## amber
==> flow/design.v <==
`timescale 1ns / 1ps
module helper_bcd_to_7seg(
    input wire [3:0] bcd_in,
    output reg [6:0] seg_out
);
    always @(*) begin
        case (bcd_in)
            4'd0: seg_out = 7'b1000000;
            4'd1: seg_out = 7'b1111001;
            4'd2: seg_out = 7'b0100100;
            4'd3: seg_out = 7'b0110000;
            4'd4: seg_out = 7'b0011001;
            4'd5: seg_out = 7'b0010010;
            4'd6: seg_out = 7'b0000010;
            4'd7: seg_out = 7'b1111000;
            4'd8: seg_out = 7'b0000000;
            4'd9: seg_out = 7'b0010000;
            4'd10: seg_out = 7'b0111111;  
            default: seg_out = 7'b1111111;  
        endcase
    end
endmodule
`timescale 1ns / 1ps
module seven_seg_display(
    input wire clk,
    input wire reset,  
    input wire [15:0] bcd_digit,   
    output wire [6:0] seg,  
    output wire [3:0] an            
);
    reg [2:0] digit_index;
    reg [3:0] current_bcd;
    reg [19:0] refresh_counter;
    wire [6:0] seg_out;
    helper_bcd_to_7seg d5 (.bcd_in(current_bcd),.seg_out(seg_out));
    always @(posedge clk or posedge reset) begin
        if (reset) begin
            refresh_counter <= 0;
            digit_index <= 0;
        end else begin
            refresh_counter <= refresh_counter + 1;
            if (refresh_counter == 10) begin
                refresh_counter <= 0;
                digit_index <= digit_index + 1;
                if (digit_index == 3'd3)  
                    digit_index <= 0;
            end
        end
    end
    always @(*) begin
        case (digit_index)
            3'd0: current_bcd = bcd_digit[3:0];      
            3'd1: current_bcd = bcd_digit[7:4];      
            3'd2: current_bcd = bcd_digit[11:8];     
            3'd3: current_bcd = bcd_digit[15:12];    
            default: current_bcd = 4'd15;            
        endcase
    end 
    assign seg = seg_out;
reg [3:0] an_reg;
always @(*) begin
    case (digit_index)
        3'd0: an_reg = 4'b1110;  
        3'd1: an_reg = 4'b1101;  
        3'd2: an_reg = 4'b1011;  
        3'd3: an_reg = 4'b0111;  
        default: an_reg = 4'b1111;
    endcase
end
assign an = an_reg;
endmodule
`timescale 1ns / 1ps
module bin_to_bcd #( parameter W = 18)   
  ( input [W-1:0] bin,   
    output reg [W+(W-4)/3:0] bcd);  
  integer i,j;
  always @(bin) begin
    for(i = 0; i <= W+(W-4)/3; i = i+1) bcd[i] = 0;      
    bcd[W-1:0] = bin;                                    
    for(i = 0; i <= W-4; i = i+1)                        
      for(j = 0; j <= i/3; j = j+1)                      
        if (bcd[W-i+4*j -: 4] > 4)                       
          bcd[W-i+4*j -: 4] = bcd[W-i+4*j -: 4] + 4'd3;  
  end
endmodule
`timescale 1ns / 1ps
  module serial_parallel_multiplier(
    input clk, rst,
    input start,
    input [7:0] x, y,
    output reg [15:0] P,
    output reg flag
    );
     reg state;
    reg [7:0] x_reg;
    reg [7:0] y_reg;
    reg s;
    reg [3:0] counter;
    always @(posedge clk , posedge rst) begin
        if (rst) begin
            flag <= 0;
            x_reg <= 0;
            y_reg <= 0;
            P <= 0;
            counter <= 0;
            state <= 0;
        end
        else if (start && state == 0) begin
            state <= 1;
            flag <= 0;
               s <= x[7] ^ y[7];
            y_reg <= y[7] ? (~y + 1) : y;
            x_reg <= x[7] ? (~x + 1) : x;
                P <= 0;
           counter <= 8;
        end
        else if (state) begin
            if (counter > 0) begin
                P <= P + (y_reg[0] ? ({8'b0, x_reg} << (8 - counter)) : 0);
                y_reg <= {y_reg[7], y_reg[7:1]};
                counter <= counter - 1;
            end
            else begin
                P <= s ? (~P + 1) : P;
                flag <= 1;
                state <= 0;
            end
        end
    end
endmodule
`timescale 1ns / 1ps
module top_control_unit(
    input wire clk,
    input wire reset,
    input wire btnL,
    input wire btnR,
    input wire btnC,
    input wire [7:0] multiplicand,
    input wire [7:0] multiplier,
    output wire [6:0] seg,
    output wire [3:0] an,
    output led
);
    wire left_pressed, right_pressed, start_pressed;
    pushbutton_detector pb_left (
        .clk(clk),
        .reset(reset),
        .x(btnL),
        .z(left_pressed)
    );
    pushbutton_detector pb_right (
        .clk(clk),
        .reset(reset),
        .x(btnR),
        .z(right_pressed)
    );
    pushbutton_detector pb_center (
        .clk(clk),
        .reset(reset),
        .x(btnC),
        .z(start_pressed)
    );
    wire [15:0] product;
    wire done;
    serial_parallel_multiplier spm (
        .clk(clk),
        .rst(reset),
        .start(start_pressed),
        .x(multiplicand),
        .y(multiplier),
        .P(product),
        .flag(done)
    );
    assign led = done;
    wire [19:0] bcd_unsigned;
    wire sign_bit = product[15];
    wire [15:0] productabs = sign_bit ? (~product + 1) : product;
    bin_to_bcd #(.W(16)) converter (
        .bin(productabs),
        .bcd(bcd_unsigned)
    );
    reg [1:0] state;
    wire [3:0] d0 = bcd_unsigned[3:0];
    wire [3:0] d1 = bcd_unsigned[7:4];
    wire [3:0] d2 = bcd_unsigned[11:8];
    wire [3:0] d3 = bcd_unsigned[15:12];
    wire [3:0] d4 = bcd_unsigned[19:16];
    wire [3:0] d5 = sign_bit ? 4'd10 : 4'd15;
    reg [15:0] active_digits;   
    wire tick;
    clockDivider #(50) divide (clk,reset,tick);
   always @(posedge clk or posedge reset) begin
    if (reset)
        state <= 0;
    else if (tick) begin
        case (state)
            2'd0: if (right_pressed) state <= 1;
            2'd1: begin
                if (right_pressed) state <= 2;
                else if (left_pressed) state <= 0;
            end
            2'd2: if (left_pressed) state <= 1;
            default: state <= 0;
        endcase
    end
end
    always @(*) begin
        case (state)
            2'd0: active_digits = {d5, d4, d3, d2};  
            2'd1: active_digits = {d5, d3, d2, d1};  
            2'd2: active_digits = {d5, d2, d1, d0};  
            default: active_digits = {d5, d4, d3, d2};
        endcase
    end
    seven_seg_display display_unit (
        .clk(clk),
        .reset(reset),
        .bcd_digit(active_digits),  
        .seg(seg),
        .an(an)
    );
endmodule
module pushbutton_detector(
input clk,reset,x,
output z
    );
wire tick;
clockDivider #(50) divide (clk,reset,tick);
wire out;
debouncer deb(clk,tick,reset,x,out);
wire out2;
synchronizer sync(clk,tick,reset,out,out2);
wire out3;
rising_edge rizz(clk,tick,reset,out2,out3);
assign z = out3;     
endmodule
module rising_edge(
input clk, en, reset, x,
output reg z
    );
    reg x_prev;
    always @(posedge clk or posedge reset) begin
        if (reset) begin
            x_prev <= 0;
            z <= 0;
        end else if (en) begin
            z <= x & ~x_prev;   
            x_prev <= x;
        end
    end
endmodule
module debouncer(input clk, en, rst, in, output out);
reg q1,q2,q3;
always@(posedge clk, posedge rst) begin
if(rst == 1'b1) begin
q1 <= 0;
q2 <= 0;
q3 <= 0;
end
else if (en) begin
q1 <= in;
q2 <= q1;
q3 <= q2;
end
end
assign out = (rst) ? 0 : q1&q2&q3;
endmodule
module synchronizer ( input wire clk, en, rst, sig, output reg sig1 );
 reg meta;
 always @(posedge clk, posedge rst) begin
 if (rst) begin
 meta <= 0;
 sig1 <= 0;
 end
 else if (en) begin
 meta <= sig;
 sig1 <= meta;
 end
 end
endmodule
module clockDivider #(parameter n = 50000000)
(input clk, rst, output tick);
wire [31:0] count;
reg clk_out;
counter_x_bit #(32,n) counterMod
(.clk(clk), .reset(rst),.en(1'b1), .count(count));
assign tick = (count == n-1) && !clk_out;
always @ (posedge clk, posedge rst) begin
if (rst)  
clk_out <= 0;
else if (count == n-1)
clk_out <= ~ clk_out;
end
endmodule
module counter_x_bit #(parameter x = 3, n = 6)
(input clk, reset, en, output reg [x-1:0] count);
always @(posedge clk, posedge reset) begin
if (reset == 1)
    count <= 0; 
else if(!en)
    count <= count; 
else if(count == n-1)
    count <= 0; 
else
    count <= count + 1;
end
endmodule
Settings: LEC_CHECK=0, CAP_MARGIN=15, CELL_PAD_IN_SITES_DETAIL_PLACEMENT=0, CELL_PAD_IN_SITES_GLOBAL_PLACEMENT=2, CORE_ASPECT_RATIO=0.85, CORE_MARGIN=2, CORE_UTILIZATION=57, CTS_CLUSTER_DIAMETER=164, CTS_CLUSTER_SIZE=98, GPL_ROUTABILITY_DRIVEN=0, GPL_TIMING_DRIVEN=0, HOLD_SLACK_MARGIN=0.04, MAX_ROUTING_LAYER=met5, PLACE_DENSITY_LB_ADDON=0.02, SLEW_MARGIN=10, TNS_END_PERCENT=65; clock period 39.2 ns.
run.sh (not shown) runs the stock make flow with config.mk's settings and CLKGATE_MAP_FILE=.
Status: amber FAILED at 3_1_place_gp_skip_io (tool error)
Here is what was changed in the inputs of willow compared with amber.
- CELL_PAD_IN_SITES_DETAIL_PLACEMENT removed (was 0)
- CORE_UTILIZATION changed from 57 to 68
- GPL_ROUTABILITY_DRIVEN removed (was 0)
- SLEW_MARGIN changed from 10 to 20
- CTS_CLUSTER_DIAMETER removed (was 164)
- CELL_PAD_IN_SITES_GLOBAL_PLACEMENT removed (was 2)
- TNS_END_PERCENT removed (was 65)
- CORE_ASPECT_RATIO removed (was 0.85)
- MAX_ROUTING_LAYER removed (was met5)
- HOLD_SLACK_MARGIN removed (was 0.04)
- CAP_MARGIN changed from 15 to 20
- GPL_TIMING_DRIVEN removed (was 0)
- PLACE_DENSITY_LB_ADDON removed (was 0.02)
- CTS_CLUSTER_SIZE removed (was 98)
- the clock period (ns, I/O delays scaled along) changed from 39.2 to 26.8
Notes after the runs:
- willow reached the final stage; the timing, DRC and antenna checks on its layout passed.
- Looking at horizontal die dimension across amber and willow, the one that comes out higher is amber.
- Where die area is concerned, amber is outperformed by willow.
- Xor/xnor cell area share of the yosys netlist: willow vs amber identical
- Compare amber and willow | area of the core region higher: amber
- Delta (willow minus amber): cell count after synthesis now sits at about the same level, number of placement rows shrank by about 1.6%.
For lagoon, these inputs were changed with respect to willow:
- CTS_CLUSTER_SIZE newly set to 24
- PLACE_DENSITY_LB_ADDON newly set to 0.27
- SLEW_MARGIN changed from 20 to 10
- CAP_MARGIN changed from 20 to 0
- CORE_MARGIN changed from 2 to 5
- ABC_AREA newly set to 1
- CORE_ASPECT_RATIO newly set to 0.68
- CELL_PAD_IN_SITES_DETAIL_PLACEMENT newly set to 0
- CORE_UTILIZATION changed from 68 to 39
- the clock period (ns, I/O delays scaled along) changed from 26.8 to 17.6
Results
Looking at the reports, lagoon completed the entire flow and the layout it produced met the timing, DRC and antenna checks.
Critical path depth (lagoon / willow): 1.2
lagoon: global routing usage summed across all routing layers is 14 points lower than what willow reported.
The combinational share of power was comparable across willow and lagoon.
Comparing number of buffer and inverter instances along the worst setup path for willow and lagoon, the smaller number came from willow.
Relative to willow, longest individual stage delay on the worst path has decreased by 0.04 ns in lagoon.
Delta (lagoon minus willow): total power increased 58%; final instance area essentially unchanged; aoi/oai-family share of the synthesized area shrank by 14 points; total placed cells including tap cells moved up.
When lagoon is set beside willow, its clock insertion delay at the later pin of the skew report turns out to be 0.02 ns larger.
On flip-flop and latch power: lagoon sits above willow.
## Diff of input files: cedar against lagoon
- ABC_AREA: 1 -> unset
- SLEW_MARGIN: 10 -> 20
- PLACE_DENSITY_LB_ADDON: 0.27 -> unset
- CTS_CLUSTER_SIZE: 24 -> unset
- CORE_MARGIN: 5 -> 2
- CELL_PAD_IN_SITES_DETAIL_PLACEMENT: 0 -> unset
- CAP_MARGIN: 0 -> 20
- CORE_UTILIZATION: 39 -> 40
- CORE_ASPECT_RATIO: 0.68 -> unset
- the clock period (ns, I/O delays scaled along): 17.6 -> 24.2
==> results <==
In cedar the area used by multi-input combinational logic turned out 18% higher than in lagoon.
Diff lagoon -> cedar: synthesized cell count now sits lower, non-clock buffer count went down by 2.7%, post-route fraction of the period consumed by the critical path grew by 6.1 points.
[inputs] fjord vs cedar
- CTS_CLUSTER_SIZE newly set to 61
- SETUP_SLACK_MARGIN newly set to 3.78
- CORE_UTILIZATION changed from 40 to 58
- the clock period (ns, I/O delays scaled along) changed from 24.2 to 13.3
## What came out
- Complete run, failing final checks: fjord, reason setup timing.
- Global-route usage in fjord is 12 points higher than in cedar
- fjord: post-place instance area higher than cedar
- fjord reports its critical path startpoint as spm.P[5]$_DFFE_PP0P_ while cedar reports spm.P[3]$_DFFE_PP0P_.
- Maximum number of pins on one net before global-route repair in fjord is 21% higher than in cedar
- Compared with cedar, fjord shows a wire length of the first global-routing pass that is 15% higher.
- In the reports for cedar and fjord, the larger synthesis-to-layout area growth belongs to fjord.
For yarrow, these inputs were changed with respect to fjord:
- a change of CTS_CLUSTER_SIZE from 61 to 15
- an added HOLD_SLACK_MARGIN of 0.29
- a change of SETUP_SLACK_MARGIN from 3.78 to 0.07
- a change of CAP_MARGIN from 20 to 40
- a change of CORE_UTILIZATION from 58 to 72
- an added PLACE_DENSITY_LB_ADDON of 0.2
- an added ABC_AREA of 1
- an added CTS_CLUSTER_DIAMETER of 236
- a change of the clock period (ns, I/O delays scaled along) from 13.3 to 13.4
--- outcome ---
- yarrow finished all stages; the layout is clean.
- Comparing fjord and yarrow, clock network area share is higher on fjord.
- Global-route wire length before repair delta (yarrow − fjord): favourable
- Number of rows created at floorplan went down by more than 10% going from fjord to yarrow.
- Between fjord and yarrow, the fraction of power consumed by sequential logic is higher for yarrow.
- Post-DP HPWL (yarrow over fjord): decrease, about 22%
- yarrow against fjord: post-synthesis share of cell area spent on and-or and or-and gates went down; global router's overall resource usage went up.
- Area share of fa/ha/maj cells after synthesis, fjord and yarrow: higher on yarrow
- For the number of signal-net inverters in the final layout, yarrow came in 430 higher than fjord did.
- Compared to fjord, yarrow has total length of routed wires 15% lower.
No activity file was given, so power comes from the tool's default toggle rates.
